## flow/constraint.sdc

```tcl
create_clock -name core_clock -period 6.64 [get_ports {clk}]
set_input_delay 1.3280 -clock core_clock [delete_from_list [all_inputs] [get_ports {clk}]]
set_output_delay 1.3280 -clock core_clock [all_outputs]
set_load 0.01 [all_outputs]
```

## flow/run.sh

```bash
#!/bin/bash
# the make line also repeats each setting of config.mk as NAME=value (left out here)
make -C /OpenROAD-flow-scripts/flow DESIGN_CONFIG=/design/flow/config.mk WORK_HOME=/design/flow/orfs CLKGATE_MAP_FILE= finish
```

## flow/config.mk

```make
export PLATFORM = sky130hd
export DESIGN_NAME = pipelined_4stage
export DESIGN_NICKNAME = pipelined_4stage
export VERILOG_FILES = /design/flow/design.v
export SDC_FILE = /design/flow/constraint.sdc
export NUM_CORES = 4
export LEC_CHECK = 0
export CAP_MARGIN = 20
export CORE_MARGIN = 2
export CORE_UTILIZATION = 70
export CTS_CLUSTER_DIAMETER = 28
export CTS_CLUSTER_SIZE = 46
export SETUP_SLACK_MARGIN = 0.8
export SLEW_MARGIN = 20
```

## flow/design.v

```verilog
`timescale 1ns / 10ps
`timescale 1ns / 1ps
`timescale 1ns / 10ps
module pipelined_4stage(clk, rst, imem_addr, imem_data, aluout);
input clk;										
input rst;
output [9:0] imem_addr;			 
input [32-1:0] imem_data;	 
output [32-1:0] aluout;
wire [32-1:0]inst_addr;
wire [32-1:0] inst_out;
wire [32-1:0] inst_in;
assign imem_addr = inst_addr[9:0];
assign inst_out = imem_data;
datapath_mux DP(
	.clk(clk),
	.rst(rst),
	.inst(inst_out),
	.WB_aluout(aluout)
);
PC1 pc(
	.clk(clk),
	.rst(rst),
	.currPC(inst_addr),
	.nextPC(inst_addr)
);
IF_ID_stage IIS(
	.clk(clk),
	.rst(rst), 
	.instout(inst_out), 
	.instin(inst_in)
);
endmodule
`timescale 1ns / 10ps
`timescale 1ns / 1ps
module datapath_mux (
	clk,
	rst,
	inst,
	WB_aluout
);
input		  clk;
input		  rst;
input  [32-1:0] inst;
output  [32-1:0] WB_aluout;
wire [32-1:0] inst_out;
wire [2:0]	aluop_in;
wire [2:0]	aluop_out;
wire alusrc_in;
wire alusrc_out;
wire regDST;
wire wen;
wire [32-1:0] rdata1_in;
wire [32-1:0] rdata2_in;
wire [32-1:0] rdata1_out;
wire [32-1:0] rdata2_out;
wire [32-1:0] wdata_out;
wire [5-1:0] waddr_out;
wire [32-1:0] aluout;
wire [5-1:0] WB_muxout;
wire [32-1:0]rdata2_imm=alusrc_out ? {16'b0,inst_out[15:0]} : rdata2_out; 
wire [5-1:0]waddr_regDST=regDST ? inst[15:11] : inst[20:16]; 
control CO (
    .inst_cntrl(inst[31:26]),
    .wen_cntrl(wen),
    .alusrc_cntrl(alusrc_in),
    .regdst_cntrl(regDST),
    .aluop_cntrl(aluop_in)
);
regfile RFO (
    .clk(clk),
    .rst(rst),
    .wen(wen),
    .raddr1(inst[25:21]),
    .raddr2(inst[20:16]),
    .waddr(WB_muxout),
    .wdata(WB_aluout),
    .rdata1(rdata1_in),
    .rdata2(rdata2_in)
);
ID_EXE_stage IXS(
    .clk(clk),  
    .rst(rst), 
    .aluop_in(aluop_in), 
    .alusrc_in(alusrc_in), 
    .rdata1_in(rdata1_in), 
    .rdata2_in(rdata2_in),
    .inst_in(inst),
    .wregdst_in(waddr_regDST),
    .aluop_out(aluop_out),
    .alusrc_out(alusrc_out), 
    .rdata1_out(rdata1_out), 
    .rdata2_out(rdata2_out), 
    .inst_out(inst_out),
    .wregdst_out(waddr_out)
);
alu ALU0 (
    .a(rdata1_out),
    .b(rdata2_imm),
    .op(aluop_out),
    .out(aluout)
);
EXE_WBstage EWS(
	.clk(clk),
	.rst(rst),
	.aluin(aluout),
	.aluout(WB_aluout),
	.muxin(waddr_out),
	.muxout(WB_muxout)	
);
endmodule  
`timescale 1ns / 10ps
module PC1(clk,rst,nextPC,currPC);
		 input clk,rst;		 
		 input [32 - 1:0]nextPC;		  
		 output reg [32 - 1:0]currPC;
always @(posedge clk)
  begin
    if(rst)
      begin
	currPC <= 0;
      end
    else
      begin
        currPC <= nextPC + 1;
      end
  end
endmodule	
`timescale 1ns / 10ps
module IF_ID_stage (
	clk,  rst, instout, instin
);
input clk, rst;
input [32 - 1:0]instout;
output reg [32 - 1:0]instin;
always @(posedge clk)
  begin
    if(rst)
      begin
	instin <= 0;
      end
    else
      begin
        instin <= instout;
      end
  end
endmodule
`timescale 1ns / 10ps
module ID_EXE_stage (
	clk,  rst, aluop_in, alusrc_in, rdata1_in, rdata2_in, inst_in, wregdst_in,
	aluop_out, alusrc_out, rdata1_out, rdata2_out, inst_out, wregdst_out
);
input clk, rst, alusrc_in;
input [2:0] aluop_in;
input [32-1:0] rdata1_in;
input [32-1:0] rdata2_in;
input [32-1:0] inst_in;
input [5-1:0] wregdst_in;
output reg alusrc_out;
output reg[2:0] aluop_out;
output reg [32-1:0] rdata1_out;
output reg [32-1:0] rdata2_out;
output reg [32-1:0] inst_out;
output reg [5-1:0] wregdst_out;
always @(posedge clk)
  begin
    if(rst)
      begin
	aluop_out <= 0; 
	alusrc_out <= 0; 
	rdata1_out <= 0; 
	rdata2_out <= 0; 
	inst_out <= 0;
	wregdst_out <= 0;
      end
    else
      begin
        aluop_out <= aluop_in; 
	alusrc_out <= alusrc_in; 
	rdata1_out <= rdata1_in; 
	rdata2_out <= rdata2_in; 
	inst_out <= inst_in;
	wregdst_out <= wregdst_in;
      end
  end
endmodule
`timescale 1ns / 10ps
module EXE_WBstage (
	clk,  rst, aluin, aluout,
	muxin, muxout             
);
input clk, rst;
input [32-1:0]aluin;
input [5-1:0]muxin;
output reg[5-1:0]muxout;
output reg [32-1:0]aluout;
always @(posedge clk)
  begin
    if(rst)
      begin
	aluout <= 0;
	muxout <= 0;
      end
    else
      begin
        aluout <= aluin;
	muxout <= muxin;
      end
  end
endmodule
`timescale 1ns / 10ps
module alu(
   a,    
   b,    
   op,    
   out    
   );
   input [32-1:0] a, b;
   input [2:0] op;
   output reg [32-1:0] out;
always @(a or b or op )
begin
   case(op)
       6'b000000: out = a+b;
       6'b000001: out = a - b;
       6'b000010: out = a & b;
       6'b000011:  out = a^b;
       6'b000100: out = a<=b;
       6'b000101: out = a*b;
       6'b000110: out = a+b;
default: out = 0;  
   endcase
end
endmodule
`timescale 1ns / 10ps
module control(
  input [5:0] inst_cntrl, 
  output reg wen_cntrl,
  output reg alusrc_cntrl,
  output reg regdst_cntrl,
  output reg [2:0] aluop_cntrl
  );
  always@(inst_cntrl)
  begin
    case(inst_cntrl)
			6'b000000: begin
					wen_cntrl=1;
					alusrc_cntrl=0;
					regdst_cntrl=1;
					aluop_cntrl=inst_cntrl[2:0];
			end
        6'b000001: begin
                wen_cntrl=1;
					 alusrc_cntrl=0;
					 regdst_cntrl=1;
                aluop_cntrl=inst_cntrl[2:0];
        end
        6'b000010: begin
                wen_cntrl=1;
					 alusrc_cntrl=0;
					 regdst_cntrl=1;
                aluop_cntrl=inst_cntrl[2:0];
        end
        6'b000011: begin
                wen_cntrl=1;
					 alusrc_cntrl=0;
					 regdst_cntrl=1;
                aluop_cntrl=inst_cntrl[2:0];
        end
        6'b000100: begin
                wen_cntrl=1;
					 alusrc_cntrl=0;
					 regdst_cntrl=1;
                aluop_cntrl=inst_cntrl[2:0];
        end
        6'b000101: begin
                wen_cntrl=1;
					 alusrc_cntrl=0;
					 regdst_cntrl=1;
                aluop_cntrl=inst_cntrl[2:0];
			end
		6'b000110: begin
                wen_cntrl=1;
					 alusrc_cntrl=1;
					 regdst_cntrl=0;
                aluop_cntrl=inst_cntrl[2:0];
        end
		default: begin
				wen_cntrl=1; 
				alusrc_cntrl=0;
				regdst_cntrl=1;
				aluop_cntrl=inst_cntrl[2:0];
		end	
    endcase
  end
endmodule
`timescale 1ns / 10ps
`timescale 1ns / 1ps
module regfile (
	clk,
	rst,
	wen,
	raddr1, 
	raddr2, 
	waddr, 
	wdata, 
	rdata1,
	rdata2
	);
	input clk;
	input rst;
	input wen;
	input [5-1:0] raddr1; 
	input [5-1:0] raddr2; 
	input [5-1:0] waddr; 
	input [32-1:0] wdata; 
	output [32-1:0] rdata1;
	output [32-1:0] rdata2;
	reg [32-1:0] regdata [0:32-1];
integer i;
	always@(posedge clk)
		begin
			if(rst)
				begin
					for (i=0; i<32; i=i+1)
					regdata[i] <=0;
					regdata[8] <=5; 
					regdata[3] <=2;
				end
			else
				regdata[waddr] <= (wen == 1) ? wdata : regdata[waddr]; 
		end
	assign rdata1 = ((wen) && (waddr == raddr1)) ? wdata : regdata[raddr1]; 
	assign rdata2 = ((wen) && (waddr == raddr2)) ? wdata : regdata[raddr2];
endmodule 
```

==> writeup.txt, run 1 <==
The run gives 62,730 as the number of global-route vias before repair. The largest fanout of any net on the critical path was 7. The number of cells on the worst reg-to-reg path is 29. For the worst min-delay path, the startpoint reported by OpenROAD is DP.IXS.wregdst_out[1]$_SDFF_PP0_. The layout checks failed on setup timing. The timing report attributes the biggest portion of critical-path delay to adder cells. Yosys stat counts 6,032 cells in the synthesized netlist. The share of the Yosys chip area taken by registers is 43.99%. The final max-slew violation count recorded for this run is 0. During I/O placement, the number of pins put on the boundary was 76. The synthesized instance count is 6,032.

The run gives 108 as the largest net degree at the start of global routing. The run gives 333.7 microns for the horizontal die dimension. Count of max-cap constraint violations: 0. For this run, the post-layout net count is 6,955.

With the mean routed wirelength per cell at 36.00 microns, the minimum setup slack among reg-to-reg paths is -850 ps. The cell type of the slowest stage on the worst timing path was sky130_fd_sc_hd__fa_1. The detailed router reported a total wirelength of 285.8 mm. The run gives 111,400 sq um for the chip footprint. Setup repair after global routing could not meet its margin everywhere. Per the OpenROAD floorplan log, the area of the core is 107,500 sq um.

The H-tree generated during clock tree synthesis spans 4 levels. The highest clock rate is 133.6 MHz, and the static leakage is 34.54 nW. The share of synthesized area spent on multiplexers works out to 20.35%. Counting flops with an async set or reset pin after synthesis yields a share of 0%.

The number of different library cells used by synthesis comes to 89. By area the synthesized netlist is led by sky130_fd_sc_hd__edfxtp_1 40%, sky130_fd_sc_hd__mux4_2 19%, sky130_fd_sc_hd__fa_1 11%. The post-synthesis register bit count was 1,160. The tools report the number of endpoints failing setup at the final stage as 19. The number of clock buffers added by TritonCTS is 236.

The critical path depth works out to 29. The run gives 10,570 as the number of design-rule violations left by the first detailed-router iteration. A synthesized cell averages 12.61 sq um. For the initial antenna violation count, the log shows 15. The launch point of the worst register-to-register path is recorded as DP.IXS.alusrc_out$_SDFF_PP0_. The total power after layout is 0.02777 W. The cell-internal power was 0.01897 W. The post-synth count of flops with an enable pin is 1,024. The sequential logic power is 0.00863 W. The run finished, with violations left. The startpoint kind of the worst setup timing path is a flip-flop.

The chip area line in the Yosys stat output reads 76,090 sq um. The run gives 0 as the hold violation total from the final report. The flow measured a signed area growth from synthesis to layout of 19.20%. Switching power as a fraction of the total was reported as 31.68%.

The worst slack at placement is -816.3 ps. Flip-flop cell with the highest count after synthesis: sky130_fd_sc_hd__edfxtp_1. The kind of critical path is reg2reg. The residual overflow from global routing is 0. The first global-routing pass estimated 413.4 mm of wire. The tools report the element type at the critical path end as a flip-flop. Dividing the detail-routed via count by the number of cells gives 7.461. Worst path setup slack after routing: -847.2 ps. With the synthesis warning total at 7, the share of total power in combinational logic is 24.2%.

The required time of the critical path was 7360 ps; the power dissipated in the clock network was 0.0124 W. Buffers placed on the I/O ports in this run total 75. In this run the power density over the cells is 306.2 nW/um^2. Post-detailed-route count of antenna-violating nets: 0. STA reports the tightest min-delay check as being of type reg2reg.

The final worst-path cycle share works out to 112.8%. The run gives 162.3 mm for the sum of net half-perimeters after detailed placement. For the post-synthesis instance area, the log shows 76,090 sq um. Leading area contributor after synthesis: sky130_fd_sc_hd__edfxtp_1. Counting instances in the post-synthesis netlist gives the leading cell types as 1,210 x sky130_fd_sc_hd__nor2_1, 1,024 x sky130_fd_sc_hd__edfxtp_1, 641 x sky130_fd_sc_hd__mux4_2. The post-route minimum period was 7487 ps. The post-cts hold-fix buffer tally is 0, and the OpenROAD warning count is 56. OpenSTA lists the critical path endpoint as DP.EWS.aluout[30]$_SDFF_PP0_.

Total global-route track usage over all layers is 51.96%. The number of optimization iterations in the first detailed-route pass came out at 9. With the synthesized net count at 6,664, the area fraction in full adders, half adders and majority gates is 13.88%. The critical path contains buffers and inverters numbering 9 combined. For the fraction of power consumed by the clock network, the log shows 44.8%. The logs give 12.29% for the relative max-transition margin and 120 for the number of cell rows.

Summed over all nets, the switching power comes to 0.008798 W. The residual DRC count was 0; the area fraction in and, or, nand and nor cells after synthesis was 11.74%. The tools report the reg-to-reg critical path endpoint as DP.EWS.aluout[30]$_SDFF_PP0_. The final layout reports a setup TNS of -12,830 ps. The clock tree has to reach 1,160 sinks.

The effective utilization at floorplan is 70.78%, and the biggest cell delay along the critical path is 560 ps. The worst-skew pair later-pin latency was 890 ps. Share of total power in sequential cells: 31.1%. The transition at the pin with the smallest max-transition slack was 1316 ps; the worst vdd rail ir drop was 413.1 uV.

The total via count after detailed routing was 59,230; the arrival time of data at the critical path endpoint was 8210 ps. The run gives 418.4 ps for the smallest hold slack. The run gives 1 for the number of cells on the worst hold path. The share of the synthesized area in the top cell type came out at 40.41%. Among the non-sequential cells, multiplexers take the most area. The largest share of the power goes to clock. The final clock skew was 110.1 ps; the final weighted congestion in routability-driven placement was 1.008. The path with the worst hold slack has its endpoint at DP.EWS.muxout[1]$_SDFF_PP0_. The most repeated cell in the gate-level netlist after synthesis is sky130_fd_sc_hd__nor2_1. The launch point of the critical path was reported as DP.IXS.alusrc_out$_SDFF_PP0_. The clock-pin slew on the worst setup and hold paths works out to 60 ps. Clock tree synthesis selected as its root buffer the cell sky130_fd_sc_hd__clkbuf_16.

Combinational cells consume a total of 0.00671 W. The cell that appears most often on the critical path is sky130_fd_sc_hd__fa_1. TritonCTS built the clock tree. The die height came out at 333.7 microns.

The cell-mix breakdown from Yosys lists the XOR/XNOR area share as 1.575%. The clock passes through at most 3 buffers. Of the total synthesized cell area, the portion taken by AND-OR and OR-AND cells is 3.721%.
[repair_timing]
item,4_1_cts,5_1_grt
cloned,5,0
pin swaps,129,109
resized,160,114
endpoints found under the setup margin,23,24
buffers inserted,39,15
[per-stage QoR]
step | util [%] | cells | area (sq um)
after global placement | 75.02 | 7429 | 80650
after CTS | 83.74 | 7918 | 90020
after detailed placement | 75.03 | 7429 | 80660
after global routing | 84.36 | 7933 | 90690
after floorplan | - | 6032 | 76380
final | 84.37 | 7938 | 90700
[per-layer routing]
layer / up-vias / part of all wire (%) / track usage, %
met1: 28490 / 29 / 60.24
met2: 6530 / 45 / 79.14
met3: 2078 / 17 / 20.95
met5: - / 0.042 / 0.2171
li1: 22110 / - / -
met4: 20 / 9.7 / 37.18
[area by class of cell]
| class | count | area, sq um |
|---|---|---|
| Antenna cell | 5 | 12.51 |
| Timing Repair inverter | 1 | 7.507 |
| Tap cell | 1403 | 1755 |
| Timing Repair Buffer | 553 | 5062 |
| Clock inverter | 177 | 2132 |
| Sequential cell | 1160 | 33480 |
| Clock buffer | 268 | 6087 |
| Multi-Input combinational cell | 3917 | 40450 |
| Fill cell | 4803 | 16800 |
| Inverter | 454 | 1714 |
==> inputs of run 2 (changes only) <==
Settings changed: CORE_MARGIN 2 to 4, CORE_UTILIZATION 70 to 40, CTS_CLUSTER_DIAMETER 28 to not set, CTS_CLUSTER_SIZE 46 to not set, GPL_TIMING_DRIVEN set to 0, SETUP_SLACK_MARGIN 0.8 to not set.
Clock period 6.64 ns to 5.54 ns, I/O delays scaled along.
==> run 2 against run 1 <==
Against the previous run:
- the layout still fails its checks (setup timing)
- utilization shrank 38 points
- largest power group is now registers
- die size up 77%
- largest cell class unchanged
- highest routed layer unchanged
- critical path depth unchanged
- critical path type unchanged
- non-clock buffer count rose by 125
==> writeup.txt, run 2 <==
The run finished, with violations left. In this run the layout check failures are setup timing. The share of the Yosys chip area taken by registers is 43.99%. For the total CTS buffers, the log shows 113. The run gives 3.721% for the AND-OR/OR-AND share of the synthesized area. The run gives 3 for the worst-case clock buffer depth. STA classifies the critical path startpoint as a flip-flop.

Total via count after detailed routing: 52,850. In this run, synthesis inferred 1,024 flip-flops with an integrated enable. Looking at the hold checks, the worst path lands on DP.EWS.muxout[1]$_SDFF_PP0_. The run gives 31.49 nW for the static leakage. From bottom edge to top edge, the die measures 444.2 microns. The residual overflow from global routing came out at 0. Hold-check failures listed in the final report amount to 0.

In this run, the synthesized area fraction spent on adder and majority cells is recorded as 13.88%. The worst-skew pair later-pin latency came out at 760 ps. STA reports the tightest min-delay check as being of type reg2reg. The horizontal die dimension came out at 444.2 microns. With the worst vdd rail ir drop at 257.8 uV, the highest clock rate is 119.5 MHz. In the power breakdown, the internal column shows 0.01761 W. The count of nets left with antenna violations once routing finished came out at 0. The H-tree generated during clock tree synthesis spans 3 levels. The portion of synthesized area spent on multiplexers is 20.35%. Data arrives at the worst endpoint at 8990 ps.

The worst path needs 8369 ps of the cycle, external delays included. The launch point of the worst register-to-register path is recorded as DP.IXS.alusrc_out$_SDFF_PP0_. The end-of-flow timing check tallies setup violations at 25. The cell family contributing the most delay on the critical path is adder cells. Clock skew on the completed layout was measured at 32.11 ps. Leading area contributor after synthesis: sky130_fd_sc_hd__edfxtp_1. With the clock-pin slew on the worst setup and hold paths at 70 ps, the transition at the pin with the smallest max-transition slack is 1218 ps. Per the detailed-route log, wirelength across all metal layers totals 271.8 mm.

For this run, the number of standard cells in the final layout without fillers is 8,930. Power comes to 0.02638 W. Pin placement for this block handled 76 I/O pins. The share of total power in sequential cells is 39.0%. Yosys mapped the design onto 89 distinct sky130hd cell types. Setup repair after global routing could not meet its margin everywhere. The synthesis run shows the most used standard cells to be 1,210 x sky130_fd_sc_hd__nor2_1, 1,024 x sky130_fd_sc_hd__edfxtp_1, 641 x sky130_fd_sc_hd__mux4_2. The tools report the chip footprint as 197,300 sq um. Dividing total power by cell area gives a power density of 302.1 nW/um^2.

In the final routed layout, each cell accounts on average for 30.44 microns. Counting the fill cells in the layout gives 16,890. The number of warnings reported in the stage logs is 48. For the residual DRC count, the log shows 0.

The CTS log lists the clock sinks for this run as 1,160. The largest fanout of any net on the critical path works out to 10. The flip-flop cell with the highest count after synthesis was sky130_fd_sc_hd__edfxtp_1. The top routing layer in use is met5. Combinational logic is responsible for 30.8% of the overall power. The run gives 33 as the largest net degree at the start of global routing. The tools report the source of the worst hold timing path as DP.IXS.wregdst_out[1]$_SDFF_PP0_. After synthesis, the share of flip-flops with an asynchronous set or reset is 0%. The tools report the worst path setup slack after routing as -2829 ps. For the worst reg-to-reg path, the endpoint reported by OpenROAD is DP.EWS.aluout[25]$_SDFF_PP0_.

The buffer and inverter count on the worst path works out to 10. Per the run summary, max-cap violations total 0. The run gives 188,400 sq um for the standard cell core area. All stages included, the depth of the critical timing path comes to 29. Sorting the synthesized cells by area gives the leading types as sky130_fd_sc_hd__edfxtp_1 40%, sky130_fd_sc_hd__mux4_2 19%, sky130_fd_sc_hd__fa_1 11%. The synth_stat.txt file lists the number of cells as 6,032. With the initial antenna violation count at 14, the layout overhead on the synthesized area is 14.74%. The global routing report lists combined usage of all routing layers as 27.25%. The switching component of the power is 0.008765 W.

The post-synthesis average cell area is 12.61 sq um, and the number of cell rows is 159. The post-synthesis register bit count is 1,160, and the minimum setup slack among reg-to-reg paths is -2830 ps. The synthesized chip area reported by yosys was 76,090 sq um; the switching power as a share of total power was 33.23%. Placed cell count: 8,631. Measured in cells, the most critical reg-to-reg path has a length of 29. The number of global-route vias before repair is 54,090, and the number of design-rule violations left by the first detailed-router iteration is 6,337. The worst-case max-slew headroom was logged as 18.77%. At the floorplan stage, the core utilization is reported as 40.39%. The final timing summary puts the cycle share of the worst path at 151.1%. The root buffer cell chosen for the clock tree is sky130_fd_sc_hd__clkbuf_16. The run gives 1.575% for the post-synthesis share of cell area spent on xor and xnor gates.

Capturing instance or port of the critical path: DP.EWS.aluout[25]$_SDFF_PP0_. Per report_power, the Clock row totals 0.00798 W. After Yosys synthesis, and, or, nand and nor cells account for 11.74% of the synthesized area. According to the dpl log, the detail-placed design has an HPWL of 221.9 mm.

Counting pins that exceed their max-slew limit in the final report gives 0. The finished layout reports a core utilization of 46.34%. The run gives 6160 ps as the required time of the critical path. The critical path is of the reg2reg type.

In this run the cell area of the synthesized design comes to 76,090 sq um. Per the detail_route report, vias per standard cell equal 5.918. The cell type of the slowest stage on the worst timing path is sky130_fd_sc_hd__fa_1.

Synthesis produced a netlist with a net count of 6,664. The number of cells on the worst hold path is 1, and the global-route wire length before repair is 384.4 mm. At the end of routability-driven placement, the weighted congestion stood at 0.9782. Per the placement log, port buffering inserted 69 buffers. TritonCTS built the clock tree. With the instance count of the mapped netlist at 6,032, the smallest hold slack is 444.8 ps. The tools report the sequential logic power as 0.0103 W. The combinational power reported by the tool is 0.00812 W. Before CTS, the worst setup slack after placement is -3937 ps. The met2 wirelength from detailed routing is 134.4 mm, and the synthesis warning total is 7. In the per-layer breakdown of the detailed-route log, met1 shows 96.07 mm.

The biggest cell delay along the critical path was 570 ps. Per the detail_route log, met3 wirelength is 24.51 mm. The number of optimization iterations in the first detailed-route pass was 5.

The top contributor to total power is registers. Yosys instantiated no cell more often than sky130_fd_sc_hd__nor2_1. By instance count, the cell type seen most on the critical path is sky130_fd_sc_hd__fa_1.

OpenSTA lists the critical path startpoint as DP.IXS.alusrc_out$_SDFF_PP0_. The share of the synthesized area in the top cell type was 40.41%. The dominant kind of combinational cell was multiplexers.

The fraction of power consumed by the clock network was 30.3%. The element type at the critical path end is a flip-flop. The final-stage net count is 6,957.
[run 2: timing repair]
item	CTS	global route
resized	272	63
gates cloned	3	0
endpoints found under the setup margin	29	26
pin swaps	122	47
setup buffers	62	12
hold buffers	0	0
[run 2: cell type report]
| cell class | instances | area [sq um] | share of cell area [%] |
|---|---|---|---|
| antenna | 10 | 25.02 | 0.02866 |
| sequential | 1160 | 33480 | 38.35 |
| tap | 2495 | 3122 | 3.576 |
| buffer | 499 | 2217 | 2.539 |
| multi-input combinational | 3917 | 40650 | 46.56 |
| clock inverter | 81 | 855.8 | 0.9803 |
| clock buffer | 134 | 2907 | 3.329 |
| timing repair buffer | 179 | 2313 | 2.650 |
| timing repair inverter | 1 | 7.507 | 0.008599 |
| inverter | 454 | 1729 | 1.981 |
[run 2: layer usage]
metal,up-vias,global-route usage [%]
li1,22020,-
met3,625,4.328
met2,2827,46.56
met5,-,0
met1,27370,33.43
met4,8,14.29
[run 2: per-stage QoR]
step / cell area [sq um] / setup TNS [ps]
floorplan: 76380 / -26260
global placement: 80200 / -198840
detailed placement: 81160 / -73170
CTS: 86890 / -48320
global route: 87280 / -56100
finish: 87310 / -50520
==> inputs of run 3 (changes only) <==
Settings changed: CAP_MARGIN 20 to 15, CORE_ASPECT_RATIO set to 1.09, CORE_MARGIN 4 to 2, CORE_UTILIZATION 40 to 72, CTS_CLUSTER_SIZE set to 44, GPL_TIMING_DRIVEN 0 to not set, HOLD_SLACK_MARGIN set to 0.29, PLACE_DENSITY_LB_ADDON set to 0.0, SETUP_SLACK_MARGIN set to 1.93, TNS_END_PERCENT set to 5.
Clock period 5.54 ns to 6.54 ns, I/O delays scaled along.
==> run 3 against run 2 <==
Against the previous run:
- the layout still fails its checks (setup timing)
- highest routed layer unchanged
- final area is 2.9% lower
- critical path type unchanged
- non-clock buffer count is 154 lower
- total power is 19% lower
- largest power group unchanged
==> writeup.txt, run 3 <==
The final timing report counts setup violations totalling 21. The biggest cell delay along the critical path was 560 ps. The flow reports that combinational logic draws 29.8% of the design power. The wire length after detailed routing is 267.2 mm. The logs give 386.9 mm for the global-route wire length before repair and 0 for the residual DRC count. The dominant cell type by count on the critical path was sky130_fd_sc_hd__fa_1. The run gives 0 as the count of max-cap constraint violations. The STA report counts the stages on the worst setup path as 29. The initial antenna violation count came out at 13. The cell area power density is 253.5 nW/um^2.

Global routing finished with a remaining overflow of 0. Dividing the detail-routed wire length by the instance count gives 35.00 microns. As logged by OpenROAD, the buffers inserted on ports number 75. In this run the standard cell core region covers 104,900 sq um. STA classifies the critical path startpoint as a flip-flop. The timing report attributes the biggest portion of critical-path delay to adder cells.

The run finished, with violations left. CTS saw 1,160 sinks. The worst setup path is captured at a flip-flop. Setup repair after global routing could not meet its margin everywhere. The tools report the cell at the root of the clock tree as sky130_fd_sc_hd__clkbuf_16.

Counting the warning lines in the Yosys log gives 7. Among all cell types in the netlist, the one instantiated most often is sky130_fd_sc_hd__nor2_1. Max-slew check failures listed in the final report amount to 0. TritonCTS built the clock tree. By count the netlist is led by 1,210 x sky130_fd_sc_hd__nor2_1, 1,024 x sky130_fd_sc_hd__edfxtp_1, 641 x sky130_fd_sc_hd__mux4_2. Before placement the cells fill 72.55% of the core. The arrival time of data at the worst endpoint is listed as 8150 ps. Summing internal, switching and leakage power gives 0.02149 W. Per the post-route antenna check, the number of violating nets is 0. The clock network consumes a total of 0.00637 W. Number of cells on the worst hold path: 1. The total routing resource utilization after global routing is 50.32%, and the sequential cell area fraction in the yosys report is 43.99%.

The utilization after layout came out at 80.84%. Combinational power for this build is 0.00640 W. The final weighted congestion in routability-driven placement is 1.022. Per the synth stats, the proportion of register bits with asynchronous set or reset is 0%.

STA puts the critical path data required time at 7180 ps. The share of total power in sequential cells was 40.6%. The checks that failed: setup timing. The power report lists cell-internal power as 0.01463 W. After Yosys synthesis, XOR and XNOR cells account for 1.575% of the synthesized area.

The footprint of the multi-input gates is 39,860 sq um, and the total via count after detailed routing is 56,400. The smallest clock period supported by the final layout is computed as 7508 ps. The sum of net half-perimeters after detailed placement was 163.4 mm.

The kind of critical path was reg2reg. The number of synthesized flops with an enable pin came out at 1,024. The run gives 6,032 as the instance count of the mapped netlist. The capturing instance or port of the critical path is DP.EWS.aluout[24]$_SDFF_PP0_.

The most critical hold endpoint after final layout shows a slack of 450.7 ps. According to the report, the first pass of detailed routing completed in 8 iterations. The area fraction in full adders, half adders and majority gates was 13.88%; the worst vdd rail ir drop was 332.8 uV. According to the I/O placement log, the pin count is 76. Cell type of the slowest stage on the worst timing path: sky130_fd_sc_hd__fa_1. The largest share of the power goes to registers.

Grouping non-sequential cells by family puts the most area in multiplexers. The die is 343.4 microns tall. The area fraction in and, or, nand and nor cells after synthesis was 11.74%. Per the detail_route report, vias per standard cell equal 7.387. The run gives 76,090 sq um as the synthesized chip area reported by yosys.

The layout report lists the combined flip-flop and latch area as 33,480 sq um. The flow measured a signed area growth from synthesis to layout of 11.43%. Static leakage: 31.98 nW.

The fraction of power consumed by the clock network is 29.6%. The critical path starts at DP.IXS.alusrc_out$_SDFF_PP0_. In this run the cell area of the synthesized design comes to 76,090 sq um. The tools report the source of the worst hold timing path as DP.IXS.wregdst_out[1]$_SDFF_PP0_. Number of design-rule violations left by the first detailed-router iteration: 8,963.

The run gives -970 ps for the minimum setup slack among reg-to-reg paths. The longest clock path from root to sink contains 3 buffers. The tools report the number of cells in the yosys synthesis report as 6,032. The share of the synthesized area in the top cell type was 40.41%; the relative max-transition margin was 15.64%. With the clock-pin slew on the worst setup and hold paths at 60 ps, the highest clock rate is 133.2 MHz.

Per the CTS log, the maximum H-tree level is 3. For the largest net degree at the start of global routing, the log shows 133. The tools report the end point of the most critical hold path as DP.EWS.muxout[1]$_SDFF_PP0_.

Flip-flop cell with the highest count after synthesis: sky130_fd_sc_hd__edfxtp_1. The tool warning count for the run is 51. According to the floorplan log, the row count is 124. The tools report the worst-skew pair later-pin latency as 710 ps.

The number of distinct standard cells referenced by the synthesized netlist came out at 89. The run gives 20.35% for the share of synthesized area spent on multiplexers. The final timing summary puts the cycle share of the worst path at 114.8%.

In the final run the clock tree shows a worst skew of 32.10 ps. The type recorded for the worst min-delay path is reg2reg. The sequential logic power came out at 0.00872 W.

The analysis attributes to net switching a power of 0.006865 W. In this run the mean area of a mapped cell was 12.61 sq um. The transition at the pin with the smallest max-transition slack was 1265 ps; the post-synthesis register bit count was 1,160.

STA shows the worst reg2reg path with a cell count of 29. Max fanout on the critical path was recorded as 4. The net count of the finished layout is 6,796. The reg-to-reg critical path endpoint is DP.EWS.aluout[24]$_SDFF_PP0_.

Summing the areas of all compound-gate instances in the mapped netlist gives 3.721% of the synthesized area. With the worst path setup slack after routing at -967.7 ps, the synthesized net count is 6,664. With the number of global-route vias before repair at 59,740, the switching power as a share of total power is 31.94%.

The horizontal die dimension is 315.4 microns. Worst reg2reg path startpoint: DP.IXS.alusrc_out$_SDFF_PP0_. After floorplanning, the die was sized to cover 108,300 sq um.

The final layout report lists a filler cell count of 5,574. Summed over all instances, the cell type with the most area after synthesis is sky130_fd_sc_hd__edfxtp_1. Hold-check failures listed in the final report amount to 0.

In the post-synthesis netlist, the biggest area contributors are sky130_fd_sc_hd__edfxtp_1 40%, sky130_fd_sc_hd__mux4_2 19%, sky130_fd_sc_hd__fa_1 11%. The number of buffers and inverters on the critical path is 8. For the total CTS buffers, the log shows 107.
-- run 3: per-layer routing --
layer / routed length (microns) / track usage (%)
met3: 43570 / 17.65
met4: 25300 / 37.59
met5: 303 / 0.8741
met1: 75930 / 58.42
met2: 122100 / 77.80
-- run 3: area by class of cell --
cell class | instances | area share, %
timing repair buffer | 524 | 5.417
clock buffer | 151 | 3.552
sequential | 1160 | 39.48
multi-input combinational | 3917 | 47.02
antenna | 3 | 0.008854
tap | 1386 | 2.045
clock inverter | 41 | 0.4545
inverter | 454 | 2.025
-- run 3: through the flow --
| stage | instances | setup slack [ps] | TNS, ps | area, sq um |
|---|---|---|---|---|
| after detailed placement | 7414 | -1261 | -18510 | 80560 |
| after global routing | 7633 | -1162 | -18100 | 84780 |
| after CTS | 7631 | -912.4 | -13380 | 84580 |
| final | 7636 | -967.7 | -13470 | 84790 |
| after global placement | 7414 | -1059 | -14960 | 80550 |
| after floorplan | 6032 | -824.6 | -8403 | 76220 |
-- run 3: timing repair --
action | 4_1_cts | 5_1_grt
hold buffers | 0 | 0
gates resized | 92 | 39
endpoints found under the setup margin | 28 | 28
endpoints found under the hold margin | 0 | 0
gates cloned | 0 | 0
pin swaps | 54 | 26
buffers inserted | 25 | 2
==> inputs of run 4 (changes only) <==
Settings changed: CAP_MARGIN 15 to 0, CORE_ASPECT_RATIO 1.09 to not set, CTS_CLUSTER_DIAMETER set to 28, CTS_CLUSTER_SIZE 44 to 46, HOLD_SLACK_MARGIN 0.29 to not set, PLACE_DENSITY set to 0.66, PLACE_DENSITY_LB_ADDON 0.0 to not set, SETUP_SLACK_MARGIN 1.93 to -0.37, TNS_END_PERCENT 5 to 15.
Clock period 6.54 ns to 6.64 ns, I/O delays scaled along.
==> run 4 against run 3 <==
Against the previous run:
- the layout still fails its checks (setup timing)
- utilization grew 3.7 points
- setup slack improved by 110 ps
- highest routed layer unchanged
- hold slack gained 12 ps
- synthesized cell count is the same
- cell count rose by 2.7%
- clock power is 95% higher
- via count is 6.6% higher
==> writeup.txt, run 4 <==
The flow ran to the end, but the layout failed its checks. The run did not pass the layout checks because of setup timing. Post-synthesis instance area: 76,090 sq um. Of the total power, the share spent switching nets is 31.39%. The logs give 0 for the residual DRC count and 80,270 sq um for the total placed instance area.

After Yosys synthesis, and, or, nand and nor cells account for 11.74% of the synthesized area. The longest incremental delay of any stage on the critical path is reported as 550 ps. Combinational cells consume a total of 0.00629 W.

The wire length after detailed routing came out at 289.6 mm. The area fraction in full adders, half adders and majority gates came out at 13.88%. Once synthesis finished, the tally of register bits stood at 1,160. For this design, the CTS-stage hold fixing added 0 buffers. Counting the fill cells in the layout gives 4,794. The end point of the most critical hold path is DP.EWS.muxout[4]$_SDFF_PP0_. The placed cell count was 7,385. The run gives 108,300 sq um as the chip footprint. The run gives 45.3% for the fraction of power consumed by the clock network. The transition time recorded at the tightest slew-check pin is 1337 ps.

The run gives 105,100 sq um as the standard cell core area. For reference, the top cells by area after synthesis are sky130_fd_sc_hd__edfxtp_1 40%, sky130_fd_sc_hd__mux4_2 19%, sky130_fd_sc_hd__fa_1 11%. Dividing the detail-routed via count by the number of cells gives 7.663. For the worst-skew pair, the clock arrives at the later sink with an insertion delay of 880 ps. With the total via count after detailed routing at 60,110, the die height is 329.1 microns.

The logs give -860.5 ps for the worst path setup slack after routing and 6,871 for the final-stage net count. The dominant cell type by count on the critical path was sky130_fd_sc_hd__fa_1. The flow measured a signed area growth from synthesis to layout of 16.79%.

The cell-internal power is 0.01873 W. Yosys shows that the main logic family after synthesis is multiplexers. Per the TritonCTS log, the buffer count is 228.

The design area was 88,860 sq um; the worst-case clock buffer depth was 3. Setup repair after global routing could not meet its margin everywhere. With the synthesized net count at 6,664, the number of cells in the finished layout apart from fillers is 7,844.

For this run the aggregate overflow at the end of global routing stands at 0. The leading area contributor after synthesis is sky130_fd_sc_hd__edfxtp_1. For the worst setup path, the data required time is 7380 ps. The OpenROAD warning count was 50; the max-slew violation count was 0.

The clock tree has to reach 1,160 sinks. The run gives 0 for the hold violation total from the final report. The worst pin sits at a relative slew slack of 10.55%. Top contributor to total power: clock. For the worst flop-to-flop path, the logic depth is 28. The most repeated cell in the gate-level netlist after synthesis was sky130_fd_sc_hd__nor2_1. With the clock-pin slew on the worst setup and hold paths at 60 ps, the horizontal die dimension is 329.1 microns.

For the CTS H-tree depth, the log shows 4. The tools report the element type at the critical path end as a flip-flop. For the sequential logic power, the log shows 0.00864 W. Yosys reports that the most numerous cell types are 1,210 x sky130_fd_sc_hd__nor2_1, 1,024 x sky130_fd_sc_hd__edfxtp_1, 641 x sky130_fd_sc_hd__mux4_2. Number of cells on the worst hold path: 1. Power spread over the standard cell area amounts to 307.1 nW/um^2. Summing the areas of all compound-gate instances in the mapped netlist gives 3.721% of the synthesized area.

STA lists the maximum fanout along the critical path as 16. TritonCTS built the clock tree. The number of buffers and inverters on the critical path is 7. The initial antenna violation count was 16. The number of synthesized flops with an enable pin is 1,024, and the synthesis warning total is 7.

On the critical path the data arrives at 8240 ps. Instance count of the mapped netlist: 6,032. The share of the synthesized area in the top cell type works out to 40.41%. The cell type of the slowest stage on the worst timing path was sky130_fd_sc_hd__fa_1. The synthesized chip area reported by yosys is 76,090 sq um. OpenSTA lists the critical path startpoint as DP.IXS.alusrc_out$_SDFF_PP0_. The tools report the power dissipated in the clock network as 0.0124 W.

The share of synthesized area spent on multiplexers was 20.35%. For the sum of net half-perimeters after detailed placement, the log shows 162.2 mm. The post-synthesis share of cell area spent on xor and xnor gates was 1.575%.

The smallest clock period supported by the final layout is computed as 7500 ps. The largest delay contributor family on the critical path was adder cells. The number of global-route vias before repair is 62,800. Per the OpenROAD power report, switching power amounts to 0.008567 W. The final worst-path cycle share works out to 113.0%. Looking at the reg2reg group, the worst path starts from DP.IXS.alusrc_out$_SDFF_PP0_. In the final routed layout, each cell accounts on average for 36.93 microns.

The number of cells reported by Yosys stat comes to 6,032. The post-synthesis average cell area is 12.61 sq um, and the final clock skew is 132.2 ps. According to the I/O placement log, the pin count is 76. Static leakage: 33.93 nW. The kind of critical path was reg2reg. Capturing instance or port of the critical path: DP.EWS.aluout[24]$_SDFF_PP0_. The run gives 31.7% as the share of total power in sequential cells.

The min-delay analysis places its worst path in the category reg2reg. CTS placed an instance of sky130_fd_sc_hd__clkbuf_16 at the clock tree root. In this run the register-to-register setup slack is -860 ps. The flip-flop cell with the highest count after synthesis was sky130_fd_sc_hd__edfxtp_1. The sequential cell area fraction in the yosys report came out at 43.99%. The count of max-cap constraint violations is 0, and the post-synthesis async set-or-reset flop share is 0%. The violation tally recorded at the end of detailed-routing iteration 0 is 11,320. The reg-to-reg critical path endpoint was DP.EWS.aluout[24]$_SDFF_PP0_. The floorplan step records an initial core utilization of 72.39%. Walking the critical path from launch to capture passes 28 cell instances.

Per the finish-stage timing summary, setup violations number 20. Buffers placed on the I/O ports in this run total 75. With the final weighted congestion in routability-driven placement at 1.007, the number of cell rows is 119. Total routing resource utilization after global routing: 54.52%. Per the timing report, the achievable frequency comes out to 133.3 MHz.

The share of total power dissipated in combinational logic is 23.1%. Entering global routing, the biggest net connects 93 pins. Looking at the VDD voltage map, the peak drop is 351.0 uV. Before antenna repair, the detailed router went through 9 iterations. Per the hold report, the tightest min-delay path originates at DP.IXS.wregdst_out[4]$_SDFF_PP0_.

The worst setup path is launched from a flip-flop. In this run the remaining antenna-violating nets after routing total 0. Synthesis instantiated 89 different standard cells from the library. The first global-routing pass estimated 418.9 mm of wire.
==> run 4: final cells by class <==
cell class | count | area [sq um] | share of cell area [%]
Clock inverter | 172 | 2221 | 2.499
Sequential cell | 1160 | 33480 | 37.67
Tap cell | 1391 | 1740 | 1.959
Clock buffer | 257 | 5864 | 6.599
Multi-Input combinational cell | 3917 | 39590 | 44.55
Antenna cell | 15 | 37.54 | 0.04224
Inverter | 454 | 1712 | 1.926
Timing Repair Buffer | 478 | 4224 | 4.753
==> run 4: through the flow <==
step / setup WS, ps / utilization (%) / hold WS (ps) / setup TNS, ps / total power (W)
global route: -1101 / 84.51 / 477.2 / -16400 / 0.02770
finish: -860.5 / 84.54 / 462.9 / -11400 / 0.02729
detailed placement: -1065 / 76.36 / 430.7 / -13570 / 0.01446
floorplan: -724.6 / - / 413.8 / -6782 / 0.01212
CTS: -821.2 / 84.46 / 456.9 / -10450 / 0.02679
global placement: -984.6 / 76.36 / 423.1 / -11440 / 0.01434
==> run 4: metal layers <==
metal  global-route usage (%)  vias up  share of wire (%)
met2                    80.60     7250                 44
li1                         -    21910                  -
met4                    41.19       18                 10
met5                    1.130        -              0.085
met3                    25.17     2500                 17
met1                    62.21    28430                 28
==> run 4: timing repair <==
action	in CTS	in global routing
setup buffers	16	0
gates resized	66	8
setup endpoints to repair	16	18
pin swaps	26	7
cloned	1	0
==> inputs of run 5 (changes only) <==
Settings changed: ABC_AREA set to 0, CAP_MARGIN 0 to 20, CELL_PAD_IN_SITES_DETAIL_PLACEMENT set to 0, CORE_ASPECT_RATIO set to 1.07, CORE_MARGIN 2 to 3, CORE_UTILIZATION 72 to 70, CTS_CLUSTER_DIAMETER 28 to not set, CTS_CLUSTER_SIZE 46 to 40, GPL_ROUTABILITY_DRIVEN set to 1, GPL_TIMING_DRIVEN set to 1, MAX_ROUTING_LAYER set to met4, PLACE_DENSITY 0.66 to not set, SETUP_SLACK_MARGIN -0.37 to 1.37, SLEW_MARGIN 20 to 5, TNS_END_PERCENT 15 to 100.
Clock period 6.64 ns to 4.65 ns, I/O delays scaled along.
==> run 5 against run 4 <==
Against the previous run:
- still fails the layout checks on setup timing
- cell count is 0.18% higher
- maximum frequency is 2.1% lower
- total power is 18% higher
- critical endpoint is now DP.EWS.aluout[30]$_SDFF_PP0_
- largest cell class unchanged
- highest routed layer is now met4
==> writeup.txt, run 5 <==
The run finished, with violations left. The checks that failed were setup timing. The number of cells in the yosys synthesis report came out at 6,032.

Sorting the synthesized cells by how often they occur yields 1,210 x sky130_fd_sc_hd__nor2_1, 1,024 x sky130_fd_sc_hd__edfxtp_1, 641 x sky130_fd_sc_hd__mux4_2. Detailed placement finished with a half-perimeter wire length of 175.8 mm. The cell-internal power is 0.02156 W. According to the Yosys statistics, the synthesized design has a chip area of 76,090 sq um. In this run, power in combinational logic comes to 0.00986 W.

The dominant cell type by count on the critical path was sky130_fd_sc_hd__buf_4. The worst register-to-register path has a depth of 33. The global-route wire length before repair is 409.1 mm. The number of cell rows came out at 124. Of the post-synthesis cell area, the dominant cell type holds 40.41%.

Leading area contributor after synthesis: sky130_fd_sc_hd__edfxtp_1. The number of distinct standard cells referenced by the synthesized netlist is 89, and the number of cells on the worst hold path is 1. The dominant kind of combinational cell is multiplexers.

The placed cell count was 7,565. Per the summary, power density relative to cell area is 365.7 nW/um^2. In this run the tools logged warnings totalling 50. The share of synthesized area spent on multiplexers was 20.35%; the total CTS buffers was 114.

The top contributor to total power was registers. In this run switching power makes up 32.87% of total power. The critical path is of the reg2reg type. The cell type of the slowest stage on the worst timing path is sky130_fd_sc_hd__fa_2. The run gives 31.0% as the fraction of power consumed by the clock network. The detail route stage leaves a number of antenna-violating nets equal to 0. The post-cts hold-fix buffer tally is 0.

The number of top-level pins was 76. The initial antenna violation count is 13, and the residual DRC count is 0. The arrival time of data at the critical path endpoint came out at 8250 ps.

The worst reg2reg path startpoint was DP.IXS.alusrc_out$_SDFF_PP0_. Setup repair after global routing could not meet its margin everywhere. In this run the number of H-tree levels came out at 3. The tools report the first element of the critical path as DP.IXS.alusrc_out$_SDFF_PP0_. The synthesis report lists the Yosys warning total as 7. The area fraction in full adders, half adders and majority gates was 13.88%. With the effective utilization at floorplan at 70.87%, the switching component of the power is 0.01055 W.

The flow reports power dissipated in sequential cells as 0.0123 W. Across all register-to-register paths, the minimum setup slack is -3010 ps. Worst path setup slack after routing: -3014 ps. TritonCTS built the clock tree.

For the worst min-delay path, the startpoint reported by OpenROAD is DP.IXS.wregdst_out[4]$_SDFF_PP0_. The layout overhead on the synthesized area was 15.40%; the mean routed wirelength per cell was 36.22 microns. The chip occupies 112,700 sq um.

The number of endpoints failing setup at the final stage was 27. The pre-antenna-repair detailed-routing pass consisted of 9 iterations. Clock-pin slew was measured on the worst setup and hold paths at 70 ps.

By instance count, the leading cell after synthesis is sky130_fd_sc_hd__nor2_1. The instance count of the mapped netlist is 6,032. The total via count after detailed routing came out at 58,650. The run gives 12.61 sq um for the post-synthesis average cell area.

Per the timing report, the most critical flop-to-flop path finishes at DP.EWS.aluout[30]$_SDFF_PP0_. The tools report the cell at the root of the clock tree as sky130_fd_sc_hd__clkbuf_16. Prior to clock tree synthesis, the placed netlist has a worst setup slack of -2865 ps. The path class of the tightest hold or removal check is reg2reg. Clock network power for this build is 0.00995 W. The tally of filler cells in the layout is 5,317. The count of buffers added on input and output ports is 75. The post-synthesis async set-or-reset flop share is 0%. The tools report the element type at the critical path end as a flip-flop.

For hold timing, the worst endpoint is DP.EWS.muxout[4]$_SDFF_PP0_. The leakage component of the power was reported as 32.91 nW. The max-slew violation count is 0, and the die height is 347.0 microns. The post-route minimum period was 7664 ps. The share of total power in sequential cells is 38.3%. Number of design-rule violations left by the first detailed-router iteration: 10,970. For the pin with the worst max-slew slack, the measured transition is 1134 ps. For the largest net degree at the start of global routing, the log shows 98. The capturing instance or port of the critical path is DP.EWS.aluout[30]$_SDFF_PP0_. After synthesis, the cell types taking the most area are sky130_fd_sc_hd__edfxtp_1 40%, sky130_fd_sc_hd__mux4_2 19%, sky130_fd_sc_hd__fa_1 11%.

The routed design has 284.6 mm of wire. Per Yosys stat, the portion of area used by sequential elements is 43.99%. Share of total power in combinational logic: 30.7%. The net count after synthesis is 6,664. The total power after layout is 0.03211 W. At the later pin of the worst-skew pair, clock insertion delay measures 760 ps. Of the total synthesized cell area, the portion taken by AND-OR and OR-AND cells is 3.721%. Number of synthesized flops with an enable pin: 1,024.

According to the floorplan report, the die width is 324.7 microns. In the final report, the number of hold violations comes to 0. Worst-case clock buffer depth: 3.

The biggest cell delay along the critical path works out to 580 ps. Max fanout on the critical path was recorded as 6. The run reported a max-capacitance violation count of 0.

The run gives 76,090 sq um for the post-synthesis instance area. The final worst-path cycle share is 164.8%. The utilization after layout was 81.79%; the final-stage net count was 6,924.

With the buffer and inverter count on the worst path at 12, the critical path depth is 33. For this run, the leading register cell type out of synthesis is sky130_fd_sc_hd__edfxtp_1. Summed over all routing layers, the global router reports a total usage of 52.00%. Dividing the detail-routed via count by the number of cells gives 7.464.

The relative max-transition margin was 24.13%. The standard cell core area was 107,400 sq um. The area fraction in and, or, nand and nor cells after synthesis was 11.74%; the worst vdd rail ir drop was 430.5 uV. The run gives 1,160 as the count of clock tree sinks. The post-synthesis share of cell area spent on xor and xnor gates works out to 1.575%. The required time of the critical path is 5230 ps.

STA classifies the critical path startpoint as a flip-flop. For the residual overflow from global routing, the log shows 0. Final weighted congestion in routability-driven placement: 1.004. Between clock sinks in the finished design, the worst skew comes to 66.80 ps. The number of global-route vias before repair is 61,750, and the number of cells in the finished layout apart from fillers is 7,858. Yosys reported a register bit count of 1,160.

The largest delay contributor family on the critical path is adder cells. The run gives 130.5 MHz for the highest clock rate.
run 5: area by class of cell:
type                       count  area [sq um]  share of cell area, %
inverter                     454          1717                  1.955
antenna                       17         42.54                0.04845
clock buffer                 141          2994                  3.410
clock inverter                75         864.6                 0.9846
multi-input combinational   3917         40930                  46.61
sequential                  1160         33480                  38.12
tap                         1449          1813                  2.065
timing repair buffer         645          5977                  6.807
run 5: repair_timing:
| action | in CTS | in global routing |
|---|---|---|
| gates resized | 141 | 219 |
| setup endpoints to repair | 31 | 31 |
| pin swaps | 84 | 136 |
| buffers inserted | 27 | 30 |
| cloned | 2 | 1 |
run 5: metrics by stage:
step | hold slack (ps) | area [sq um] | setup TNS [ps]
5_1_grt | 478.1 | 87800 | -64840
3_5_place_dp | 443.4 | 81820 | -59690
3_3_place_gp | 418.2 | 81820 | -56540
2_1_floorplan | 413.8 | 76570 | -47350
4_1_cts | 462.1 | 86560 | -54880
6_report | 463.9 | 87810 | -60350
run 5: routing by layer:
layer	global-route usage, %	wire length (microns)
met1	58.25	80410
met2	78.09	129000
met3	18.79	46420
met4	36.48	28800
met5	-	0
==> inputs of run 6 (changes only) <==
Settings changed: ABC_AREA 0 to not set, CAP_MARGIN 20 to 15, CELL_PAD_IN_SITES_DETAIL_PLACEMENT 0 to not set, CORE_ASPECT_RATIO 1.07 to 0.64, CORE_MARGIN 3 to 2, CORE_UTILIZATION 70 to 58, CTS_CLUSTER_DIAMETER set to 41, CTS_CLUSTER_SIZE 40 to not set, GPL_ROUTABILITY_DRIVEN 1 to not set, GPL_TIMING_DRIVEN 1 to 0, MAX_ROUTING_LAYER met4 to met5, MIN_ROUTING_LAYER set to met2, PLACE_DENSITY_LB_ADDON set to 0.04, SETUP_SLACK_MARGIN 1.37 to not set, TNS_END_PERCENT 100 to not set.
Clock period 4.65 ns to 8.0 ns, I/O delays scaled along.
==> run 6 against run 5 <==
Against the previous run:
- the run now fails in 5_1_grt
- die size grew 19%
- area after synthesis is the same
- synthesized cell count is the same
==> writeup.txt, run 6 <==
The portion of synthesized area spent on multiplexers is 20.35%. The area fraction in and, or, nand and nor cells after synthesis is 11.74%. The run gives 1.189 as the final weighted congestion in routability-driven placement. The netlist uses 89 different library cells. By area the synthesized netlist is led by sky130_fd_sc_hd__edfxtp_1 40%, sky130_fd_sc_hd__mux4_2 19%, sky130_fd_sc_hd__fa_1 11%. From left edge to right edge, the die measures 456.8 microns. In this run the vertical extent of the chip is 293.8 microns. The net count after synthesis is 6,664. Per the post-synthesis stats, the area per cell is 12.61 sq um. The flip-flop cell with the highest count after synthesis was sky130_fd_sc_hd__edfxtp_1. The cell at the root of the clock tree is sky130_fd_sc_hd__clkbuf_16. Count of clock tree sinks: 1,160.

The biggest area contributor in the post-synthesis netlist is sky130_fd_sc_hd__edfxtp_1. The most frequently used library cell after synthesis is sky130_fd_sc_hd__nor2_1. The residual overflow from global routing came out at 5,754. For this design, Yosys synthesis ends with a cell count of 6,032. The effective utilization at floorplan is 58.36%. The tools report the stopping stage as 5_1_grt.

The run gives 76,090 sq um for the post-synthesis instance area. The first error in the log reads "[ERROR GRT-0116] Global routing finished with congestion. Check the congestion regions in the DRC Viewer". According to the floorplan report, the placeable core area is 130,400 sq um. For this run, asynchronously set or reset flops after synthesis account for 0%. The AND-OR/OR-AND share of the synthesized area was 3.721%. The run stopped with a tool error. The instance count of the mapped netlist came out at 6,032.

Logged for this run, the post-placement worst setup slack is -3716 ps. In this run, the synthesized area fraction spent on adder and majority cells is recorded as 13.88%. The synthesis report lists the Yosys warning total as 7. The run gives 1,160 for the post-synthesis register bit count.

The run gives 40.41% for the share of the synthesized area in the top cell type. The dominant kind of combinational cell is multiplexers. The sum of net half-perimeters after detailed placement is 266.3 mm, and the number of buffers added on ports is 69. The chip footprint was 134,200 sq um; the number of synthesized flops with an enable pin was 1,024.

Yosys reports that the most numerous cell types are 1,210 x sky130_fd_sc_hd__nor2_1, 1,024 x sky130_fd_sc_hd__edfxtp_1, 641 x sky130_fd_sc_hd__mux4_2. The number of cell rows was 106. The longest clock path from root to sink contains 3 buffers. The run gives 95.08% as the total routing resource utilization after global routing. The post-cts hold-fix buffer tally is 0.

The tools report the sequential cell area fraction in the yosys report as 43.99%. The number of top-level pins is 76, and the synthesized chip area reported by yosys is 76,090 sq um. The logs give 117 for the total CTS buffers and 7,893 for the placed cell count.

The placed instances occupy a cell area of 80,130 sq um. The H-tree generated during clock tree synthesis spans 3 levels. The post-synthesis share of cell area spent on xor and xnor gates is 1.575%.
## run 6: routing by layer
layer  global-route usage (%)  overflow
met3                    116.8      4791
met5                    101.4       468
met2                    89.84       277
met1                        -         -
met4                    68.13       218
## run 6: repair_timing
action                                  in CTS
endpoints found under the setup margin      21
pin swaps                                  103
gates cloned                                 1
setup buffers                               70
resized                                    308
## run 6: metrics by stage
step | power [W] | utilization [%] | TNS (ps)
floorplan | 0.01002 | - | 0
global placement | 0.01229 | 60.55 | -56390
detailed placement | 0.01236 | 61.46 | -46620
CTS | 0.01875 | 66.04 | -4032
==> inputs of run 7 (changes only) <==
Settings changed: ABC_AREA set to 0, CAP_MARGIN 15 to 20, CORE_ASPECT_RATIO 0.64 to not set, CORE_UTILIZATION 58 to 16, CTS_CLUSTER_DIAMETER 41 to 54, GPL_TIMING_DRIVEN 0 to 1, HOLD_SLACK_MARGIN set to 0.07, MAX_ROUTING_LAYER met5 to not set, MIN_ROUTING_LAYER met2 to not set, PLACE_DENSITY_LB_ADDON 0.04 to 0.13, SLEW_MARGIN 5 to 20.
Clock period 8.0 ns to 6.91 ns, I/O delays scaled along.
==> run 7 against run 6 <==
Against the previous run:
- now fails the layout checks on setup timing
- die size grew to 3.6 times the previous value
- synthesized cell count is the same
- area after synthesis is the same
==> writeup.txt, run 7 <==
Synthesis produced a netlist whose cell count is 6,032. For the worst setup path, the data required time is 7620 ps. The tool flagged a number of max-cap violations equal to 0.

The report shows a maximum critical-path fanout of 7. The run gives 0.8068 as the final weighted congestion in routability-driven placement. Counting stages on the worst path, the most repeated cell is sky130_fd_sc_hd__fa_1. STA classifies the critical path endpoint as a flip-flop.

The synthesized netlist was found by Yosys to have 6,032 cells. For reference, the final report shows the hold violation count at 0. Dividing the final minimum period by the clock period gives 108.8%.

The run gives 57 for the OpenROAD warning count. Of the total synthesized cell area, the portion taken by XOR and XNOR cells is 1.575%. sky130_fd_sc_hd__nor2_1 is the most common cell in the netlist.

The final-layout setup total negative slack is -7405 ps, and the utilization after layout is 19.86%. OpenSTA, run right after detailed placement, puts the worst setup slack at -959.9 ps. Counting flops with an async set or reset pin after synthesis yields a share of 0%. The worst-skew pair later-pin latency was 840 ps. The end-of-flow timing check tallies setup violations at 19. The footprint of the multi-input gates came out at 40,160 sq um.

Counting tap cells, the placed design contains a total of 12,340 instances. Combinational logic burns 28.9% of the power. Per the post-synthesis report, the nets total 6,664. Registers are responsible for 34.6% of the overall power. After Yosys synthesis, AND-OR and OR-AND compound gates account for 3.721% of the synthesized area. The tools report the storage element area as 33,480 sq um. The synthesized netlist contains 89 unique library cells. Chip footprint: 481,100 sq um.

Startpoint kind of the worst setup timing path: a flip-flop. The highest clock rate was 133.0 MHz. The top contributor to total power is clock.

Per STA, the worst path accumulates the most delay in the family adder cells. The first global-routing pass estimated 486.2 mm of wire. The final clock skew came out at 58.91 ps. Sequential cells were found to cover 43.99% of the synthesized design area. Failing layout checks were recorded as setup timing.

The max-slew violation count was 0. Once the floorplan was initialized, standard cells occupied 16.05% of the core. Yosys reports the multiplexer fraction of the synthesized area as 20.35%. The run gives 23.89% for the relative max-transition margin. The synthesis warning total was 7. With the biggest cell delay along the critical path at 630 ps, the worst vdd rail ir drop is 167.9 uV.

The startpoint identified for the worst register-to-register timing path is DP.IXS.alusrc_out$_SDFF_PP0_. With the final-stage net count at 6,920, the worst path setup slack after routing is -608.0 ps. TritonCTS built the clock tree.

The flow ran to the end, but the layout failed its checks. CTS reports a maximum clock tree buffer depth of 4. The tally of filler cells in the layout came out at 51,140. For this run, design rule violations remaining after detail routing come to 0. The pre-antenna-repair detailed-routing pass consisted of 10 iterations. Entering global routing, the biggest net connects 129 pins. The synthesized chip area reported by yosys was 76,090 sq um; the number of cells on the worst hold path was 1.

The number of top-level pins came out at 76. Of all cell types, the one taking the most synthesized area is sky130_fd_sc_hd__edfxtp_1. Synthesis inferred 1,160 register bits. The area fraction in full adders, half adders and majority gates works out to 13.88%. The post-route minimum period is 7518 ps. The tools report the post-synthesis instance area as 76,090 sq um. After synthesis, the cell types taking the most area are sky130_fd_sc_hd__edfxtp_1 40%, sky130_fd_sc_hd__mux4_2 19%, sky130_fd_sc_hd__fa_1 11%. The power report puts the net switching power at 0.007889 W. The cell area power density was 252.3 nW/um^2.

In this run the most critical hold path is launched from DP.IXS.wregdst_out[0]$_SDFF_PP0_. The area fraction in and, or, nand and nor cells after synthesis came out at 11.74%. With the post-cts hold-fix buffer tally at 0, the post-detailed-route count of antenna-violating nets is 0. The power dissipated in the clock network was 0.00866 W; the number of buffers added on ports was 75. The logs give 55,130 for the number of global-route vias before repair and 0.00823 W for the sequential logic power. The sum of net half-perimeters after detailed placement was 233.1 mm. Of the total power, the share spent switching nets is 33.20%. The critical path crosses 28 cells after its start point. Per the detail_route report, routed wire per instance is 28.01 microns. In this run the mean area of a mapped cell was 12.61 sq um. With the logic depth of the worst register-to-register path at 28, the number of cells in the finished layout apart from fillers is 12,670. The path type of the worst min-delay path was reg2reg. The cell at the root of the clock tree is sky130_fd_sc_hd__clkbuf_16. The share of the synthesized area in the top cell type came out at 40.41%. According to the floorplan report, the placeable core area is 474,200 sq um.

Setup repair after global routing could not meet its margin everywhere. The critical path is of the reg2reg type. The die height was 693.6 microns.

Counting flops with a built-in enable in the synthesized netlist gives 1,024. Per the run report, area growth between synthesis and finish was 23.76%. The power report lists cell-internal power as 0.01587 W. Summing over every cut layer, the via total after detailed routing is 51,480.

The horizontal die dimension works out to 693.6 microns. The detailed router finished its first iteration with 4,012 violations. Among the non-sequential cells, multiplexers take the most area. The run gives 10 for the buffer and inverter count on the worst path. The clock-pin slew on the worst setup and hold paths works out to 60 ps.

The reg-to-reg critical path endpoint was DP.EWS.aluout[31]$_SDFF_PP0_. The analysis attributes to cell leakage a power of 33.37 nW. The critical path starts at DP.IXS.alusrc_out$_SDFF_PP0_. Looking at the hold checks, the worst path lands on DP.EWS.muxout[0]$_SDFF_PP0_. For this design, the sink count on the clock tree is 1,160. The commonest cells after synthesis are 1,210 x sky130_fd_sc_hd__nor2_1, 1,024 x sky130_fd_sc_hd__edfxtp_1, 641 x sky130_fd_sc_hd__mux4_2. For the power in combinational cells, the log shows 0.00687 W. The most used flip-flop cell after synthesis is sky130_fd_sc_hd__edfxtp_1.

In this run, CTS created clock tree buffers numbering 168. Summed over all layers, the global routing overflow is 0. The setup check on the worst reg-to-reg path leaves a slack of -610 ps. The logs give 36.5% for the fraction of power consumed by the clock network and 446.2 ps for the smallest hold slack. Cell type of the slowest stage on the worst timing path: sky130_fd_sc_hd__fa_1. The initial antenna violation count is 17, and the total routing resource utilization after global routing is 14.53%. For reference, the critical path is captured by DP.EWS.aluout[31]$_SDFF_PP0_.

The number of cell rows was 253; the transition at the pin with the smallest max-transition slack was 1131 ps. The script logs the ratio of routed vias to standard cells as 4.064. The run gives 4 for the CTS H-tree depth. For the wire length after detailed routing, the log shows 354.8 mm. For the arrival time of data at the critical path endpoint, the log shows 8220 ps.
-- run 7: area by class of cell --
class | instances | share of cell area [%]
antenna | 7 | 0.01860
clock buffer | 202 | 4.678
clock inverter | 94 | 0.9885
inverter | 454 | 1.824
multi-input combinational | 3917 | 42.64
sequential | 1160 | 35.55
tap | 6247 | 8.300
timing repair buffer | 587 | 5.999
-- run 7: through the flow --
| step | instance area [sq um] | power, W |
|---|---|---|
| 5_1_grt | 94160 | 0.02482 |
| 4_1_cts | 93730 | 0.02404 |
| 2_1_floorplan | 76280 | 0.01169 |
| 3_3_place_gp | 87570 | 0.01495 |
| 6_report | 94170 | 0.02376 |
| 3_5_place_dp | 87590 | 0.01490 |
-- run 7: per-layer routing --
metal | share of wire (%) | GRT usage (%) | vias to the layer above
li1 | - | - | 21960
met4 | 2.4 | 3.063 | 2
met1 | 43 | 18.78 | 27860
met3 | 4.1 | 1.796 | 377
met5 | 0.0023 | 0 | -
met2 | 51 | 25.85 | 1277
-- run 7: what timing repair did --
action,4_1_cts,5_1_grt
endpoints found under the setup margin,19,20
pin swaps,59,99
cloned,4,0
resized,121,91
setup buffers,18,15
==> inputs of run 8 (changes only) <==
Settings changed: ABC_AREA 0 to not set, CORE_UTILIZATION 16 to 47, CTS_CLUSTER_DIAMETER 54 to not set, GPL_TIMING_DRIVEN 1 to not set, HOLD_SLACK_MARGIN 0.07 to not set, PLACE_DENSITY_LB_ADDON 0.13 to not set.
Clock period 6.91 ns to 4.37 ns, I/O delays scaled along.
==> run 8 against run 7 <==
Against the previous run:
- still fails the layout checks on setup timing
- hold slack got worse by 5.8 ps
- area after synthesis did not move
- critical endpoint unchanged
- critical path depth fell by 2
- maximum frequency rose by 0.71%
- largest power group is now registers
==> writeup.txt, run 8 <==
The logs give 27 for the number of endpoints failing setup at the final stage and 0 for the residual overflow from global routing. Before any placement, the netlist area is recorded as 76,090 sq um. The static leakage was 33.00 nW. CTS reports a maximum clock tree buffer depth of 3. Per the placement log, port buffering inserted 75 buffers. In the hold report, the worst path ends at DP.EWS.muxout[4]$_SDFF_PP0_. Per the OpenROAD floorplan log, the width of the die is 406.4 microns.

In this run the most used layer during global routing was met2. Power attributed to the clock group is 0.0103 W. Before placement the cells fill 47.33% of the core. Counting the fill cells in the layout gives 13,410.

The synthesized netlist handed to floorplanning was reported with a cell count of 6,032. Sorting the Yosys area breakdown by cell type puts at the top sky130_fd_sc_hd__edfxtp_1. Chip footprint: 165,100 sq um. In the finished design, the share of the clock period the worst path needs comes to 170.8%.

The first global-routing pass estimated 376.1 mm of wire. The stat command in Yosys gives a chip area of 76,090 sq um. Of the synthesized area, sequential elements account for 43.99%.

The tools report the placed cell count as 8,323. Hold timing on the final database bottoms out at a slack of 440.4 ps. In this run, the clock network consumes 30.7% of the power. The flow ran to the end, but the layout failed its checks.

After synthesis, the share of cell area in mux cells is 20.35%. The total routing resource utilization after global routing is 31.80%. The final report gives the core utilization as 54.95%. Per the timing report, the achievable frequency comes out to 134.0 MHz.

The final layout contains routed wiring with a total length of 259.0 mm. The tools report the max-slew violation count as 0. The buffer and inverter count on the worst path was 6.

The startpoint kind of the worst setup timing path is a flip-flop. The max-slew check reports its worst relative slack as 23.33%. The script computed the net switching share of total power as 31.73%. Of the total synthesized cell area, the portion taken by XOR and XNOR cells is 1.575%. For the number of cell rows, the log shows 147. The slowest stage of the critical path belongs to the cell sky130_fd_sc_hd__fa_1.

Clock tree synthesis found a total of 1,160 sinks. For reference, the most critical setup path is categorized as reg2reg. The logic depth of the worst register-to-register path was 26; the residual DRC count was 0. The cell at the root of the clock tree is sky130_fd_sc_hd__clkbuf_16. The tools report the number of top-level pins as 76.

By area, the combinational part of the netlist is dominated by multiplexers. The warning tally printed by Yosys for this design is 7. A clean result was blocked by setup timing. The most critical setup path has its startpoint at DP.IXS.alusrc_out$_SDFF_PP0_. By area the synthesized netlist is led by sky130_fd_sc_hd__edfxtp_1 40%, sky130_fd_sc_hd__mux4_2 19%, sky130_fd_sc_hd__fa_1 11%.

Setup repair after global routing could not meet its margin everywhere. Counting flops with an async set or reset pin after synthesis yields a share of 0%. OpenROAD warning count: 51.

Looking at the max-slew report, the worst-margin pin has a slew of 1146 ps. After layout, the minimum clock period comes to 7465 ps. The most repeated cell in the gate-level netlist after synthesis was sky130_fd_sc_hd__nor2_1.

Summed over all nets, the half-perimeter wirelength after detailed placement is 178.6 mm. STA classifies the critical path endpoint as a flip-flop. For this design the ratio of total power to cell area is 379.6 nW/um^2. The hold violation total from the final report was 0; the switching component of the power was 0.01064 W.

The path class of the tightest hold or removal check is reg2reg. The initial antenna violation count was 9; the number of global-route vias before repair was 54,170. The worst path setup slack after routing was -3095 ps. In the routed layout, each cell is associated on average with a via count of 6.144. Per the synthesis report, the adder-cell share of the synthesized area is 13.88%.

The placement summary gives the final routability congestion estimate as 0.9306. After floorplanning, the core was sized to cover 160,800 sq um. The largest part of the power goes to registers. Data on the critical path arrives at its endpoint at 8140 ps. The run gives 52,600 for the total via count after detailed routing.

Looking at the power breakdown, sequential logic takes 38.6% of the total. Looking at the reg2reg group, the worst path ends at DP.EWS.aluout[31]$_SDFF_PP0_.
## run 8: per-stage QoR
stage / setup slack [ps] / power [W] / area (sq um) / setup TNS, ps
2_1_floorplan: -2987 / 0.01856 / 76530 / -54350
3_3_place_gp: -3055 / 0.02263 / 83470 / -63500
3_5_place_dp: -3256 / 0.02273 / 83470 / -66860
4_1_cts: -3060 / 0.03343 / 88130 / -63500
5_1_grt: -3338 / 0.03479 / 88330 / -69210
6_report: -3095 / 0.03353 / 88340 / -63010
## run 8: what timing repair did
item / 4_1_cts / 5_1_grt
endpoints found under the setup margin: 28 / 29
resized: 155 / 30
cloned: 1 / 0
setup buffers: 10 / 4
hold buffers: 0 / 0
pin swaps: 69 / 17
## run 8: per-layer routing
layer / part of all wire (%) / vias to the layer above
met5: 0.010 / -
met4: 3.7 / 4
met3: 9.0 / 518
li1: - / 21930
met2: 49 / 2679
met1: 38 / 27460
## run 8: area by class of cell
| cell class | count | area (sq um) | share of cell area (%) |
|---|---|---|---|
| Timing Repair Buffer | 640 | 6200 | 7.018 |
| Timing Repair inverter | 1 | 7.507 | 0.008498 |
| Tap cell | 2160 | 2703 | 3.059 |
| Inverter | 454 | 1712 | 1.938 |
| Clock buffer | 146 | 3196 | 3.618 |
| Antenna cell | 2 | 5.005 | 0.005666 |
| Multi-Input combinational cell | 3917 | 40380 | 45.72 |
| Sequential cell | 1160 | 33480 | 37.90 |
| Clock inverter | 80 | 654.4 | 0.7408 |
Power and IR drop assume default switching activity.
